==> inputs of run a <==
Design calculator, start of the top module:
module calculator (input CLOCK_50,
							input RESET,
							input KEYPRESSED,
							input [3:0] KEYCODE,
							input [3:0] KEY,
							output [0:6] HEX0, HEX1, HEX2, HEX3, HEX4, HEX5, HEX6, HEX7
							);
		wire clockmain = CLOCK_50;
		wire rst = RESET;
		wire [3:0] keycode = KEYCODE;
		wire keystrobe;
		wire load_A, load_B;
		wire bksp_A, bksp_B;
		posedgetrigger keypressedge (.clock(clockmain), .rst(rst), .signal(KEYPRESSED), .strobe(keystrobe));
		wire dig_strobe, reset_strobe, ex_strobe, op_strobe, sub_strobe;
		wire [3:0] dig_code;
		wire [1:0] op_code;
		inputhandler keypad (
			.keystrobe(keystrobe),
			.keycode(keycode),
			.dig_strobe(dig_strobe),
			.reset_strobe(reset_strobe),
			.ex_strobe(ex_strobe),
			.op_strobe(op_strobe),
			.sub_strobe(sub_strobe),
			.dig_code(dig_code),
			.op_code(op_code)
		);
		wire bksp_strobe, MS_strobe, MR_strobe, MC_strobe;
		PBhandler PB (
			.KEY(KEY),
			.clock(clockmain),
			.rst(rst),
			.bksp_strobe(bksp_strobe),
			.MS_strobe(MS_strobe),
			.MR_strobe(MR_strobe),
			.MC_strobe(MC_strobe)
		);
		wire [1:0] display_select;
		wire load_op, reset_state, execute, load_A_mem, load_B_mem, load_mem, clear_mem;
		control FSM (
			.dig_in(dig_strobe),
			.reset_in(reset_strobe),
			.ex_in(ex_strobe),
			.op_in(op_strobe),
			.bksp_in(bksp_strobe),
			.MS_in(MS_strobe),
			.MR_in(MR_strobe),
			.MC_in(MC_strobe),
			.sub_in(sub_strobe),
			.clock(clockmain),
			.rst(rst),
			.bksp_A(bksp_A),
			.bksp_B(bksp_B),
			.load_A(load_A),
			.load_B(load_B),
			.load_mem(load_mem),
			.clear_mem(clear_mem),
			.load_A_mem(load_A_mem),
			.load_B_mem(load_B_mem),
			.load_op(load_op),
			.reset_out(reset_state),
			.execute(execute),  
			.display_select(display_select)
		);
		wire[31:0] reg_A, reg_B;
		wire [31:0] memory_selected, memory_stored;
		bcdreg operand_A (.clock(clockmain), .rst(rst),
							.digit(dig_code),
							.load(load_A),
							.bksp(bksp_A),
							.clear(reset_state),
							.bcdreg(reg_A),
							.mem(memory_stored),
							.load_mem(load_A_mem)
							);
		bcdreg operand_B (.clock(clockmain), .rst(rst),
							.digit(dig_code),
							.load(load_B),
							.bksp(bksp_B),
							.clear(reset_state),
  ...
Settings: LEC_CHECK=0, ABC_AREA=1, CAP_MARGIN=15, CORE_MARGIN=2, CORE_UTILIZATION=72, MAX_ROUTING_LAYER=met4, SETUP_SLACK_MARGIN=3.78, SLEW_MARGIN=20; clock period 30.7 ns.
run.sh (not shown) runs the stock make flow with config.mk's settings and CLKGATE_MAP_FILE=.
==> inputs of run b, as changes to run a <==
--- a/flow/config.mk
+++ b/flow/config.mk
@@ -8,7 +8,5 @@
 export ABC_AREA = 1
-export CAP_MARGIN = 15
+export CAP_MARGIN = 20
 export CORE_MARGIN = 2
-export CORE_UTILIZATION = 72
-export MAX_ROUTING_LAYER = met4
-export SETUP_SLACK_MARGIN = 3.78
+export CORE_UTILIZATION = 44
 export SLEW_MARGIN = 20
==> flow/constraint.sdc (replaced) <==
create_clock -name core_clock -period 33.3 [get_ports {CLOCK_50}]
set_input_delay 6.6600 -clock core_clock [delete_from_list [all_inputs] [get_ports {CLOCK_50}]]
set_output_delay 6.6600 -clock core_clock [all_outputs]
set_load 0.01 [all_outputs]
==> comparison table <==
Status: run a finished with violations; run b finished clean
Violated checks: run a capacitance limit, slew limit; run b -
Setup Slack @ Placement: run a -0.210 ns; run b 0.354 ns
Register Area: run a 4820 um^2; run b 4800 um^2
Most frequent cell on the critical path: run a sky130_fd_sc_hd__inv_1; run b sky130_fd_sc_hd__nand2_1
Peak Freq: run a 34.0 MHz; run b 33.1 MHz
Multi-input combinational area share: run a 0.720; run b 0.725
Non-clk buf share: run a 0.0576; run b 0.0298
Clock slew at reported path FFs: run a 0.07 ns; run b 0.06 ns
Number of max-capacitance violations reported: run a 1; run b 0
Worst r2r path cells: run a 178; run b 198
Pins Over Slew Limit: run a 5; run b 0
Final cycle utilization of the critical path: run a 0.957; run b 0.907
Number of buffers other than clock buffers in the final layout: run a 401; run b 193
Clock buffer count in the final layout: run a 33; run b 36
Average routed wire per standard cell: run a 17.4 um; run b 15.2 um

==> job 7356 <==
calculator again, from the RTL that the note above started with.
==> flow/config.mk <==
export PLATFORM = sky130hd
export DESIGN_NAME = calculator
export DESIGN_NICKNAME = calculator
export VERILOG_FILES = /design/flow/design.v
export SDC_FILE = /design/flow/constraint.sdc
export NUM_CORES = 4
export LEC_CHECK = 0
export ABC_AREA = 1
export CAP_MARGIN = 15
export CELL_PAD_IN_SITES_DETAIL_PLACEMENT = 2
export CELL_PAD_IN_SITES_GLOBAL_PLACEMENT = 2
export CORE_ASPECT_RATIO = 1.68
export CORE_MARGIN = 3
export CORE_UTILIZATION = 58
export CTS_CLUSTER_SIZE = 40
export GPL_ROUTABILITY_DRIVEN = 0
export GPL_TIMING_DRIVEN = 1
export MAX_ROUTING_LAYER = met5
export MIN_ROUTING_LAYER = met2
export SETUP_SLACK_MARGIN = -2.0
export SLEW_MARGIN = 20
==> flow/constraint.sdc <==
create_clock -name core_clock -period 69.1 [get_ports {CLOCK_50}]
set_input_delay 13.8200 -clock core_clock [delete_from_list [all_inputs] [get_ports {CLOCK_50}]]
set_output_delay 13.8200 -clock core_clock [all_outputs]
set_load 0.01 [all_outputs]
==> inputs of job 7191, as changes to job 7356 <==
- CAP_MARGIN: 15 -> 20
- CELL_PAD_IN_SITES_DETAIL_PLACEMENT: 2 -> not set
- CELL_PAD_IN_SITES_GLOBAL_PLACEMENT: 2 -> not set
- CORE_ASPECT_RATIO: 1.68 -> not set
- CORE_MARGIN: 3 -> 2
- CORE_UTILIZATION: 58 -> 62
- CTS_CLUSTER_SIZE: 40 -> 96
- GPL_ROUTABILITY_DRIVEN: 0 -> not set
- GPL_TIMING_DRIVEN: 1 -> not set
- MAX_ROUTING_LAYER: met5 -> not set
- MIN_ROUTING_LAYER: met2 -> not set
- SETUP_SLACK_MARGIN: -2.0 -> not set
==> flow/constraint.sdc (replaced) <==
create_clock -name core_clock -period 21.4 [get_ports {CLOCK_50}]
set_input_delay 4.2800 -clock core_clock [delete_from_list [all_inputs] [get_ports {CLOCK_50}]]
set_output_delay 4.2800 -clock core_clock [all_outputs]
set_load 0.01 [all_outputs]
==> comparison <==
Job 7191 ran to the end with violations: setup timing. Job 7356 died in global placement without I/O (3_1_place_gp_skip_io) with GPL-0301.
Synthesized cell count is the same in job 7191 and job 7356.
In synthesized area, job 7356 and job 7191 do not differ.
In job 7191 the die area is lower than in job 7356, by about 8%.

==> run G: inputs <==
Starting RTL as in the previous note.
clock: 50.0 ns
lec_check: 0
abc_area: 1
cap_margin: 20
core_aspect_ratio: 0.79
core_margin: 2
core_utilization: 40
setup_slack_margin: 1.74
slew_margin: 25
==> run X (differences from run G) <==
Settings changed: CORE_ASPECT_RATIO 0.79 to default, CORE_UTILIZATION 40 to 66, CTS_CLUSTER_SIZE from default to 95, SETUP_SLACK_MARGIN 1.74 to default, SLEW_MARGIN 25 to 20.
==> flow/constraint.sdc (replaced) <==
create_clock -name core_clock -period 71.7 [get_ports {CLOCK_50}]
set_input_delay 14.3400 -clock core_clock [delete_from_list [all_inputs] [get_ports {CLOCK_50}]]
set_output_delay 14.3400 -clock core_clock [all_outputs]
set_load 0.01 [all_outputs]
==> comparison <==
Between run X and run G, the lower count of clock-buffer cells in the layout is in run G (gap 4). Against run X, the non-clock buffer count of run G is lower by 2. Between run X and run G, the lower routed wire length is in run X (gap 3.0%, measured against run G). Between run X and run G, the lower critical path depth is in run G (gap 2). Between run X and run G, the lower core utilization is in run G (gap 27 points). Of run G and run X, run X has the higher clock skew (gap 0.024 ns). Of run X and run G, run X has the higher via count (gap 3.2%, measured against run G). Between run X and run G, the lower worst setup slack is in run G (gap 22 ns).
==> figures <==
Result of the run: run G timing/DRC/antenna clean; run X timing/DRC/antenna clean
Combined area of the multi-input logic cells: run G 0.0394 mm²; run X 0.0394 mm²
Mean routed wirelength per cell: run G 15.1 µm; run X 15.5 µm
Detailed Route Iter0 Violations: run G 4,840; run X 4,728
Global-route wire length before repair: run G 257 mm; run X 248 mm
Chip area: run G 0.130 mm²; run X 0.0792 mm²
Overall global routing resource usage: run G 23.7%; run X 37.5%
Worst path required time: run G 50.40 ns; run X 72.12 ns
Detail-routed via count per cell: run G 5.25; run X 5.76
Combinational share of cell area: run G 73.0%; run X 74.1%
TAP cells: run G 1,652; run X 1,030
CP max stage delay: run G 0.70 ns; run X 0.77 ns
Number of non-filler instances in the completed layout: run G 10,498; run X 9,876
Number of instances in the placed design: run G 10,452; run X 9,832
Placement Cell Area: run G 0.0531 mm²; run X 0.0523 mm²

==> inputs of job 7974 <==
calculator again, from the RTL that the note above started with.
==> flow/config.mk <==
export PLATFORM = sky130hd
export DESIGN_NAME = calculator
export DESIGN_NICKNAME = calculator
export VERILOG_FILES = /design/flow/design.v
export SDC_FILE = /design/flow/constraint.sdc
export NUM_CORES = 4
export LEC_CHECK = 0
export ABC_AREA = 1
export CAP_MARGIN = 20
export CORE_MARGIN = 2
export CORE_UTILIZATION = 72
export CTS_CLUSTER_DIAMETER = 376
export CTS_CLUSTER_SIZE = 99
export PLACE_DENSITY = 0.38
export SETUP_SLACK_MARGIN = -2.0
export SLEW_MARGIN = 20
export TNS_END_PERCENT = 10
==> flow/constraint.sdc <==
create_clock -name core_clock -period 21.5 [get_ports {CLOCK_50}]
set_input_delay 4.3000 -clock core_clock [delete_from_list [all_inputs] [get_ports {CLOCK_50}]]
set_output_delay 4.3000 -clock core_clock [all_outputs]
set_load 0.01 [all_outputs]
==> inputs of job 636, as changes to job 7974 <==
- CAP_MARGIN: 20 -> 0
- CTS_CLUSTER_DIAMETER: 376 -> 256
- CTS_CLUSTER_SIZE: 99 -> unset
- PLACE_DENSITY: 0.38 -> unset
- SETUP_SLACK_MARGIN: -2.0 -> 4.1
- TNS_END_PERCENT: 10 -> unset
==> flow/constraint.sdc (replaced) <==
create_clock -name core_clock -period 33.8 [get_ports {CLOCK_50}]
set_input_delay 6.7600 -clock core_clock [delete_from_list [all_inputs] [get_ports {CLOCK_50}]]
set_output_delay 6.7600 -clock core_clock [all_outputs]
set_load 0.01 [all_outputs]
==> inputs of job 7531, as changes to job 7974 <==
- CAP_MARGIN: 20 -> 5
- CORE_UTILIZATION: 72 -> 65
- CTS_CLUSTER_DIAMETER: 376 -> unset
- CTS_CLUSTER_SIZE: 99 -> unset
- MAX_ROUTING_LAYER: unset -> met4
- PLACE_DENSITY: 0.38 -> unset
- SETUP_SLACK_MARGIN: -2.0 -> unset
- TNS_END_PERCENT: 10 -> unset
==> flow/constraint.sdc (replaced) <==
create_clock -name core_clock -period 24.6 [get_ports {CLOCK_50}]
set_input_delay 4.9200 -clock core_clock [delete_from_list [all_inputs] [get_ports {CLOCK_50}]]
set_output_delay 4.9200 -clock core_clock [all_outputs]
set_load 0.01 [all_outputs]
==> inputs of job 8730, as changes to job 7974 <==
- CORE_UTILIZATION: 72 -> 40
- CTS_CLUSTER_DIAMETER: 376 -> unset
- CTS_CLUSTER_SIZE: 99 -> unset
- PLACE_DENSITY: 0.38 -> unset
- SETUP_SLACK_MARGIN: -2.0 -> unset
- TNS_END_PERCENT: 10 -> unset
==> flow/constraint.sdc (replaced) <==
create_clock -name core_clock -period 50.0 [get_ports {CLOCK_50}]
set_input_delay 10.0000 -clock core_clock [delete_from_list [all_inputs] [get_ports {CLOCK_50}]]
set_output_delay 10.0000 -clock core_clock [all_outputs]
set_load 0.01 [all_outputs]
==> summary of the runs <==
Job 636 completed without violations. Job 8730 went through all stages and came out clean. Job 7974 did not get past 5_1_grt. Job 7531 completed, yet does not pass: negative setup slack.
Wire length: job 8730 is smaller than job 7531 (about 17%).
Between job 8730 and job 636, the lower worst setup slack is in job 636 (gap 7700 ps).
In synthesized area, job 636 and job 7974 do not differ.
Between job 7531 and job 8730, the lower via count is in job 8730 (gap 19%, measured against job 8730).
Against job 7974, the die area of job 8730 is larger by 79%.
Critical path depth, lowest first: job 636, job 7531, job 8730.
Clock skew: job 636 > job 8730 > job 7531.
Synthesized cell count is the same in job 7531 and job 636.
Sequential share of layout area: job 7531 < job 636 < job 8730.
Non-clock buffer count: job 7531 is higher than job 8730 (1149).
==> figures <==
TNS Setup: job 8730 0 ps; job 7974 -; job 636 0 ps; job 7531 -119160 ps
Number of clock buffer instances in the layout: job 8730 34; job 7974 -; job 636 26; job 7531 30
R2R depth: job 8730 201; job 7974 -; job 636 194; job 7531 200
Layout-to-synthesis area ratio: job 8730 1.065x; job 7974 -; job 636 1.096x; job 7531 1.272x
# rows: job 8730 130; job 7974 97; job 636 97; job 7531 102
Placeable core region: job 8730 126000 µm²; job 7974 69900 µm²; job 636 69900 µm²; job 7531 77300 µm²
Biggest area consumer among cell classes: job 8730 combinational gates; job 7974 -; job 636 combinational gates; job 7531 combinational gates
Signal arrival time at the worst endpoint: job 8730 37690 ps; job 7974 -; job 636 29220 ps; job 7531 28100 ps
Class of the most critical setup path: job 8730 reg -> reg; job 7974 -; job 636 reg -> reg; job 7531 reg -> reg
Floorplan Utilization: job 8730 40.4%; job 7974 72.6%; job 636 72.6%; job 7531 65.7%
Reg-to-Reg Start: job 8730 operand_A.bcdreg[5]$_SDFFE_PP1P_; job 7974 -; job 636 operand_A.bcdreg[3]$_SDFFE_PP1P_; job 7531 operand_A.bcdreg[3]$_SDFFE_PP1P_
Combinational share of cell area: job 8730 72.8%; job 7974 -; job 636 73.1%; job 7531 64.7%
Outcome: job 8730 complete, no violations; job 7974 aborted with a tool error; job 636 complete, no violations; job 7531 failed layout checks
Stage where the flow stopped: job 8730 -; job 7974 5_1_grt; job 636 -; job 7531 -
Violated checks: job 8730 -; job 7974 -; job 636 -; job 7531 negative setup slack
OpenROAD warnings: job 8730 211; job 7974 -; job 636 213; job 7531 217
Max-slew headroom at the worst pin: job 8730 24.3%; job 7974 -; job 636 21.9%; job 7531 21.6%
Worst-path clk slew: job 8730 70 ps; job 7974 -; job 636 70 ps; job 7531 70 ps
Most numerous cell on the critical path: job 8730 a21oi_1; job 7974 -; job 636 nand2_1; job 7531 buf_4
Register-to-register setup slack: job 8730 12740 ps; job 7974 -; job 636 5000 ps; job 7531 -3180 ps
Comb. cell area: job 8730 39400 µm²; job 7974 -; job 636 40700 µm²; job 7531 41800 µm²
